## wip/quartz
// processor_main
module processor_main(
		input  clk, reset_n,                       
		input  [31:0] dmem_datain, 
		input  [31:0] imem_data,                   
		output [31:0] dmem_addr, dmem_dataout, PC,
		output dmem_rw, io_rw
   );
	reg [31:0] PFD_PC, PDE_PC, PEM_PC, PMW_PC, PFD_INST, PDE_IMM, PDE_RS1, PDE_RS2, PEM_RS2, PEM_PCADDIMM, PMW_PCADDIMM, PEM_ALUOUT, 
				  PEM_CALOUT, PMW_CALOUT, PMW_DOUT;				  
	reg [2:0] PDE_F3;
	reg PDE_F7, PDE_CTRL_MEMWRITE, PEM_CTRL_MEMWRITE, PDE_CTRL_REGWRITE, PEM_CTRL_REGWRITE, PMW_CTRL_REGWRITE, PDE_CTRL_ALUSRC, 
		 PDE_CRTL_IMMTOREG, PEM_BRANCHFLAG, PFD_TAKENFLAG, PDE_TAKENFLAG, PEM_TAKENFLAG;
	reg [1:0] PDE_CTRL_ALUOP, PDE_CTRL_BRANCH, PDE_CTRL_REGWRITESEL, PEM_CTRL_BRANCH, PEM_CTRL_REGWRITESEL, PMW_CTRL_REGWRITESEL;
	reg [4:0] PDE_RDA, PEM_RDA, PMW_RDA;
	wire STALL, PFD_FLUSH, PDE_FLUSH, TAKENFLAG;
	assign PC = PFD_PC;
	wire ALU_BRANCHFLAG, ALU_BRANCHFLAG_int;	
	assign ALU_BRANCHFLAG = (PEM_PC == 32'b0) ? 1'b0 : ALU_BRANCHFLAG_int;
   wire [31:0] next_instruction, PCADD4;     
   wire [31:0] inst;                 
	wire [31:0] data_rs1;
	wire [31:0] data_rs2, ALU_OUT, PCADDIMM;
	wire [31:0] REALBRANCH;
	assign REALBRANCH = ({(PDE_CTRL_BRANCH[1] & ALU_BRANCHFLAG), PDE_CTRL_BRANCH[0]} == 2'b00) ? PDE_PC :
							  ({(PDE_CTRL_BRANCH[1] & ALU_BRANCHFLAG), PDE_CTRL_BRANCH[0]} == 2'b01) ? PDE_PC :
							  ({(PDE_CTRL_BRANCH[1] & ALU_BRANCHFLAG), PDE_CTRL_BRANCH[0]} == 2'b10) ? ALU_OUT : PCADDIMM;
	add pcadd4(.A(PFD_PC), .B(32'd4), .CIN(1'b0), .OF(), .SUM(PCADD4));
	wire [31:0] NEXTPREDICTED;
	assign NEXTPREDICTED = PCADD4;	 
	assign TAKENFLAG = 1'b0;  
	assign next_instruction = (ALU_BRANCHFLAG ^ PDE_TAKENFLAG) ? REALBRANCH : NEXTPREDICTED;
	assign PFD_FLUSH = ALU_BRANCHFLAG ^ PDE_TAKENFLAG;
	assign PDE_FLUSH = ALU_BRANCHFLAG ^ PDE_TAKENFLAG;
   assign inst = imem_data;
	wire CTRL_MEMWRITE, CTRL_ALUSRC, CTRL_REGWRITE, CRTL_IMMTOREG;
  ...
For scale: about 8800 cells after synthesis, about 1500 flip-flops, ~160 I/O pins, about 0.080 sq mm of cells after synthesis.
Settings: LEC_CHECK=0, ABC_AREA=1, CAP_MARGIN=20, CORE_MARGIN=2, CORE_UTILIZATION=72, CTS_CLUSTER_DIAMETER=366, CTS_CLUSTER_SIZE=10, PLACE_DENSITY=0.4, SLEW_MARGIN=20; clock period 5.97 ns.
run.sh (not shown) runs the stock make flow with config.mk's settings and CLKGATE_MAP_FILE=.
wip/quartz did not make it past global routing, where a tool error ended it.
Changes in wip/tundra relative to wip/quartz:
Settings: TNS_END_PERCENT newly set to 5; SETUP_SLACK_MARGIN newly set to 1.07; CTS_CLUSTER_SIZE changed from 10 to 95.
==> comparison <==
- From wip/quartz to wip/tundra, area after synthesis did not move at all.
- Diff wip/tundra..wip/quartz | chip area estimate from yosys synthesis | unchanged
- Diff wip/tundra..wip/quartz | overall die height | unchanged
- Status: wip/tundra FAILED at global routing (tool error)
- wip/tundra against wip/quartz: total CTS buffers dropped 152; simple-gate share of the synthesized area barely changed; area fraction in full adders, half adders and majority gates barely changed.
Input-level comparison between wip/juniper and wip/tundra:
Settings: CTS_CLUSTER_DIAMETER removed (was 366); TNS_END_PERCENT removed (was 5); CTS_CLUSTER_SIZE removed (was 95); PLACE_DENSITY removed (was 0.4); ABC_AREA removed (was 1); SETUP_SLACK_MARGIN changed from 1.07 to 2.27; CORE_UTILIZATION changed from 72 to 40; the clock period (ns, I/O delays scaled along) changed from 5.97 to 10.2.
## What came out
wip/juniper | stages: all done | timing, DRC, antenna: all pass. wip/tundra got as far as global routing, where a tool error ended the run. Compared with wip/tundra, in wip/juniper die size increased by 75% relative to the old numbers, synthesized area decreased by 0.0017 sq mm relative to the old numbers, yosys cell count decreased by 3645 relative to the old numbers. wip/juniper vs. wip/tundra: synthesized cell count went down by 42%. wip/tundra has lower row count than wip/juniper.
### wip/juniper -> wip/maple
Settings: clearing SETUP_SLACK_MARGIN, which used to be 2.27; swapping 10.2 for 11.0 in the clock period (ns, I/O delays scaled along).
==> results <==
Slew of the pin with the lowest slew margin ends up lower on wip/juniper.
wip/maple against wip/juniper: detailed-route via count fell by about 1.1%, wire length after detailed routing fell by 1.3 mm, layout buffer count excluding clock buffers fell by 101.
PFD_PC[29] as the end point of the critical path was reported by wip/maple, and register.registers[9][18] by wip/juniper.
In terms of met1 layer wirelength in the final routing, wip/maple and wip/juniper differ only marginally.
The multi-input combinational gate total was comparable across wip/juniper and wip/maple.
Utilization after layout (lower): wip/maple


Starting RTL as in the previous note.
// processor_main
module processor_main(
		input  clk, reset_n,                       
		input  [31:0] dmem_datain, 
		input  [31:0] imem_data,                   
		output [31:0] dmem_addr, dmem_dataout, PC,
		output dmem_rw, io_rw
   );
clock: 7.11 ns
lec_check: 0
cap_margin: 20
core_margin: 2
core_utilization: 70
cts_cluster_diameter: 34
cts_cluster_size: 21
max_routing_layer: met4
setup_slack_margin: 0.99
slew_margin: 20
The baseline stopped in global routing.
Rerun with:
Settings changed: CORE_UTILIZATION 70 to 40, CTS_CLUSTER_DIAMETER 34 to default, CTS_CLUSTER_SIZE 21 to default, MAX_ROUTING_LAYER met4 to default, SETUP_SLACK_MARGIN 0.99 to default.
Clock period 7.11 ns to 10.7 ns, I/O delays scaled along.
The changed run ran to the end with no violations.
Area after synthesis is unchanged.
Synthesized cell count does not change.
Die size goes up by 74%.
Rerun with:
Settings changed: CELL_PAD_IN_SITES_DETAIL_PLACEMENT from default to 2, GPL_ROUTABILITY_DRIVEN from default to 0, SETUP_SLACK_MARGIN from default to 1.91.
Clock period 10.7 ns to 10.5 ns, I/O delays scaled along.
=>
- The changed run ended with an error in global routing (ODB-0269)
- synthesized cell count is unchanged
- area after synthesis stays the same
- die area stays the same


Starting RTL as in the previous note.
==> flow/config.mk <==
export PLATFORM = sky130hd
export DESIGN_NAME = processor_main
export DESIGN_NICKNAME = processor_main
export VERILOG_FILES = /design/flow/design.v
export SDC_FILE = /design/flow/constraint.sdc
export NUM_CORES = 4
export LEC_CHECK = 0
export CAP_MARGIN = 25
export CORE_ASPECT_RATIO = 1.34
export CORE_MARGIN = 2
export CORE_UTILIZATION = 23
export SETUP_SLACK_MARGIN = -0.58
export SLEW_MARGIN = 40
export TNS_END_PERCENT = 45
==> flow/constraint.sdc <==
create_clock -name core_clock -period 11.0 [get_ports {clk}]
set_input_delay 2.2000 -clock core_clock [delete_from_list [all_inputs] [get_ports {clk}]]
set_output_delay 2.2000 -clock core_clock [all_outputs]
set_load 0.01 [all_outputs]
Next try:
- CAP_MARGIN: 25 -> 20
- CORE_ASPECT_RATIO: 1.34 -> unset
- CORE_UTILIZATION: 23 -> 56
- SETUP_SLACK_MARGIN: -0.58 -> unset
- SLEW_MARGIN: 40 -> 20
- TNS_END_PERCENT: 45 -> unset
- clock period: 11.0 -> 10.2 ns (I/O delays scaled with it)
The new run produced a clean layout.
Count of clock-buffer cells in the layout increases by 6.
Core utilization increases by 38 points.
Worst setup slack degrades by 0.71 ns.
Final cell count decreases by a quarter to a third.
Die size decreases by well over a third.


processor_main again, from the RTL that the note above started with.
Settings: LEC_CHECK=0, CAP_MARGIN=20, CELL_PAD_IN_SITES_DETAIL_PLACEMENT=0, CORE_MARGIN=7, CORE_UTILIZATION=64, CTS_CLUSTER_DIAMETER=366, CTS_CLUSTER_SIZE=84, GPL_TIMING_DRIVEN=0, PLACE_DENSITY_LB_ADDON=0.16, SETUP_SLACK_MARGIN=1.06, SLEW_MARGIN=20; clock period 5.62 ns.
The first run died in global routing with GRT-0232.
Next try:
CELL_PAD_IN_SITES_DETAIL_PLACEMENT = default   (was 0)
CORE_MARGIN = 2   (was 7)
CORE_UTILIZATION = 9   (was 64)
CTS_CLUSTER_DIAMETER = default   (was 366)
CTS_CLUSTER_SIZE = default   (was 84)
GPL_TIMING_DRIVEN = default   (was 0)
PLACE_DENSITY_LB_ADDON = default   (was 0.16)
SETUP_SLACK_MARGIN = default   (was 1.06)
clock period = 17.5 ns   (was 5.62 ns; I/O delays follow)
=>
- This time the run went through all stages and came out clean
- area after synthesis does not change
- synthesized cell count is unchanged
- die area increases to 6.6 times its value
Next try:
CORE_UTILIZATION = 65   (was 9)
clock period = 7.3 ns   (was 17.5 ns; I/O delays follow)
Now the flow stopped in global routing; area after synthesis is unchanged; synthesized cell count is unchanged; die area goes down by 86%.
Next try:
CORE_UTILIZATION = 51   (was 65)
clock period = 5.74 ns   (was 7.3 ns; I/O delays follow)
What happened:
- The new run completed, yet does not pass: negative setup slack
- synthesized area is unchanged
- die size came out higher by 27%
- synthesized cell count does not change
Next try:
CORE_UTILIZATION = 70   (was 51)
CTS_CLUSTER_DIAMETER = 202   (was default)
CTS_CLUSTER_SIZE = 36   (was default)
clock period = 5.67 ns   (was 5.74 ns; I/O delays follow)
With this change the flow ended with an error in global routing on GRT-0116.
Area after synthesis is unchanged.
Synthesized cell count is unchanged.
Die area came out lower by a quarter to a third.
Next try:
CORE_UTILIZATION = 66   (was 70)
CTS_CLUSTER_DIAMETER = 227   (was 202)
CTS_CLUSTER_SIZE = 42   (was 36)
What happened:
- The changed run aborted during global routing, error ODB-0269
- synthesized cell count stays the same
- synthesized area does not change
- die size grows by 6.0%


processor_main again, from the RTL that the note above started with.
==> flow/design.v (excerpt) <==
module processor_main(
		input  clk, reset_n,                       
		input  [31:0] dmem_datain, 
		input  [31:0] imem_data,                   
		output [31:0] dmem_addr, dmem_dataout, PC,
		output dmem_rw, io_rw
   );
export LEC_CHECK = 0
export ABC_AREA = 1
export CAP_MARGIN = 0
export CELL_PAD_IN_SITES_DETAIL_PLACEMENT = 2
export CORE_MARGIN = 9
export CORE_UTILIZATION = 53
export GPL_ROUTABILITY_DRIVEN = 1
export GPL_TIMING_DRIVEN = 1
export HOLD_SLACK_MARGIN = 0.12
export PLACE_DENSITY_LB_ADDON = 0.28
export SLEW_MARGIN = 20
create_clock -name core_clock -period 10.5 [get_ports {clk}]
The starting point died in detailed placement (3_5_place_dp).
Then changed:
Settings changed: CAP_MARGIN 0 to 20, CELL_PAD_IN_SITES_DETAIL_PLACEMENT 2 to unset, CORE_MARGIN 9 to 2, CORE_UTILIZATION 53 to 68, CTS_CLUSTER_SIZE set to 98, GPL_ROUTABILITY_DRIVEN 1 to unset, GPL_TIMING_DRIVEN 1 to unset, HOLD_SLACK_MARGIN 0.12 to unset, PLACE_DENSITY_LB_ADDON 0.28 to unset.
Clock period 10.5 ns to 5.91 ns, I/O delays scaled along.
What happened: Now the flow aborted during global routing (5_1_grt) on GRT-0116. Die size decreases by 27%. Area after synthesis does not change. Synthesized cell count stays the same.
Then changed:
Settings changed: CORE_UTILIZATION 68 to 58, CTS_CLUSTER_SIZE 98 to 64, SETUP_SLACK_MARGIN set to 1.47.
Clock period 5.91 ns to 5.67 ns, I/O delays scaled along.
Outcome: The new run produced a layout that fails on setup timing. Die area climbs by 17%. Synthesized area stays the same. Synthesized cell count is unchanged.
Then changed:
Settings changed: ABC_AREA 1 to unset, CORE_UTILIZATION 58 to 40, CTS_CLUSTER_SIZE 64 to unset, SETUP_SLACK_MARGIN 1.47 to unset.
Clock period 5.67 ns to 10.2 ns, I/O delays scaled along.
The changed run finished clean.
Clock-buffer cell count falls by 4.
Non-clock buffer count goes down by 421.
Routed wire length is lower by 7.4%.
Total power decreases by 71%.
Clock power fell by 46%.
Worst hold slack gets better by 0.056 ns.
Via count is lower by 28%.
Clock skew barely changes.
Cell area decreases by 4.9%.


Starting RTL as in the previous note.
clock: 4.65 ns
lec_check: 0
abc_area: 0
cap_margin: 20
core_margin: 2
core_utilization: 72
cts_cluster_size: 98
setup_slack_margin: 1.28
slew_margin: 20
tns_end_percent: 40
The baseline did not get past global routing (5_1_grt) on GRT-0116.
Change:
ABC_AREA = 1   (was 0)
CAP_MARGIN = 0   (was 20)
CTS_CLUSTER_DIAMETER = 267   (was not set)
After rerunning:
- The new run did not get past global routing (5_1_grt)
- die size grows by a few percent
- synthesized area goes up by a few percent
- synthesized cell count rose by well over a third
Change:
CAP_MARGIN = 20   (was 0)
CTS_CLUSTER_DIAMETER = 366   (was 267)
CTS_CLUSTER_SIZE = 95   (was 98)
PLACE_DENSITY = 0.4   (was not set)
SETUP_SLACK_MARGIN = not set   (was 1.28)
TNS_END_PERCENT = not set   (was 40)
clock period = 5.97 ns   (was 4.65 ns; I/O delays follow)
The changed run failed in global routing (5_1_grt), error GRT-0232. Synthesized cell count is unchanged. Synthesized area is unchanged. Die size is unchanged.


== the baseline ==
processor_main again, from the RTL that the note above started with.
==> flow/config.mk <==
export PLATFORM = sky130hd
export DESIGN_NAME = processor_main
export DESIGN_NICKNAME = processor_main
export VERILOG_FILES = /design/flow/design.v
export SDC_FILE = /design/flow/constraint.sdc
export NUM_CORES = 4
export LEC_CHECK = 0
export CAP_MARGIN = 20
export CORE_ASPECT_RATIO = 1.16
export CORE_MARGIN = 2
export CORE_UTILIZATION = 72
export CTS_CLUSTER_DIAMETER = 97
export CTS_CLUSTER_SIZE = 12
export MAX_ROUTING_LAYER = met4
export PLACE_DENSITY = 0.66
export SLEW_MARGIN = 20
export TNS_END_PERCENT = 95
==> flow/constraint.sdc <==
create_clock -name core_clock -period 14.4 [get_ports {clk}]
set_input_delay 2.8800 -clock core_clock [delete_from_list [all_inputs] [get_ports {clk}]]
set_output_delay 2.8800 -clock core_clock [all_outputs]
set_load 0.01 [all_outputs]
The baseline never completed, since it errored out during 5_1_grt.
### the baseline -> the candidate
Settings: CORE_UTILIZATION: 72 -> 22; PLACE_DENSITY: 0.66 -> 0.57; SLEW_MARGIN: 20 -> 0; CORE_MARGIN: 2 -> 7; MAX_ROUTING_LAYER: met4 -> unset; CTS_CLUSTER_DIAMETER: 97 -> unset; the clock period (ns, I/O delays scaled along): 14.4 -> 12.9.
[summary]
The candidate did not stop at any stage, and its layout met the timing, DRC and antenna checks. Proportion of synthesized chip area in sequential cells came out exactly the same in the baseline and the candidate. The baseline -> the candidate: yosys stat cell total delta 0, exact match. On total of buffers placed on input and output ports, the baseline and the candidate are neck and neck. Taking the baseline as the reference, in the candidate total instance count after detailed placement picked up an extra 3,214; weighted congestion at the end of routability-driven global placement fell by 0.17; count of library flops with an enable pin essentially unchanged. As far as total clock sinks goes, the candidate and the baseline are indistinguishable; the numbers are identical. In the candidate, the sum of net half-perimeters after detailed placement came out 7.1% above the value in the baseline. [compare] base=the baseline new=the candidate: area enclosed by the die boundary has increased, starting utilization of the core area moved down.


north:
processor_main again, from the RTL that the note above started with.
make LEC_CHECK=0 CAP_MARGIN=25 CORE_ASPECT_RATIO=1.34 CORE_MARGIN=2 CORE_UTILIZATION=34 HOLD_SLACK_MARGIN=0.01 MAX_ROUTING_LAYER=met5 PLACE_DENSITY=0.68 SETUP_SLACK_MARGIN=-0.58 SLEW_MARGIN=40 TNS_END_PERCENT=45 finish   # period 11.0 ns
[inputs] south vs north
Settings: CAP_MARGIN changed from 25 to 20; MAX_ROUTING_LAYER removed (was met5); TNS_END_PERCENT removed (was 45); SLEW_MARGIN changed from 40 to 20; SETUP_SLACK_MARGIN removed (was -0.58); HOLD_SLACK_MARGIN removed (was 0.01); CTS_CLUSTER_SIZE newly set to 35; CORE_UTILIZATION changed from 34 to 70; CORE_ASPECT_RATIO removed (was 1.34); PLACE_DENSITY removed (was 0.68); the clock period (ns, I/O delays scaled along) changed from 11.0 to 5.7.
Findings:
- In terms of count of input and output buffers, south and north differ only marginally.
- Area after detailed placement: south higher than north
- Top-level port count came out exactly the same in south and north.
- Relative to north, area of the die decreased by 51% in south.
- north -> south: post-synthesis sequential area ratio delta 0, exact match
- south: it failed during global routing (5_1_grt), and the tool reported GRT-0116.
- south vs north: number of cells after detailed placement down in south
The inputs of east differ from those of south as listed below.
Settings: an added HOLD_SLACK_MARGIN of 0.28; a change of CTS_CLUSTER_SIZE from 35 to 42; a change of CORE_UTILIZATION from 70 to 65.
Findings:
Re post-placement worst setup slack: east is 0.034 ns up on south.
east failed in global routing (5_1_grt) with GRT-0232.
Compared with south, in east die span in y now sits higher, number of standard-cell rows in the floorplan saw an increase.
Input-level comparison between west and east:
Settings: TNS_END_PERCENT newly set to 95; CORE_ASPECT_RATIO newly set to 1.16; SETUP_SLACK_MARGIN newly set to 1.5; CTS_CLUSTER_SIZE changed from 42 to 58; HOLD_SLACK_MARGIN removed (was 0.28); the clock period (ns, I/O delays scaled along) changed from 5.7 to 5.71.
Findings:
- west did not make it past global routing (5_1_grt), where a tool error ended it.
- Reported for east and west, synthesis-stage register bit count turned out identical to the last digit.
- east → west: average cell area after synthesis barely changed; weighted congestion at the end of routability-driven global placement dropped 2.6%.
- Compared with east, in west fraction of the mapped netlist area in adder cells saw little to no change; total core area lower; number of sinks on the clock net stayed essentially flat; chip height went up by 7.6%; post-cts resize count higher.
- ~same die area in east and west
Power and IR drop assume default switching activity.
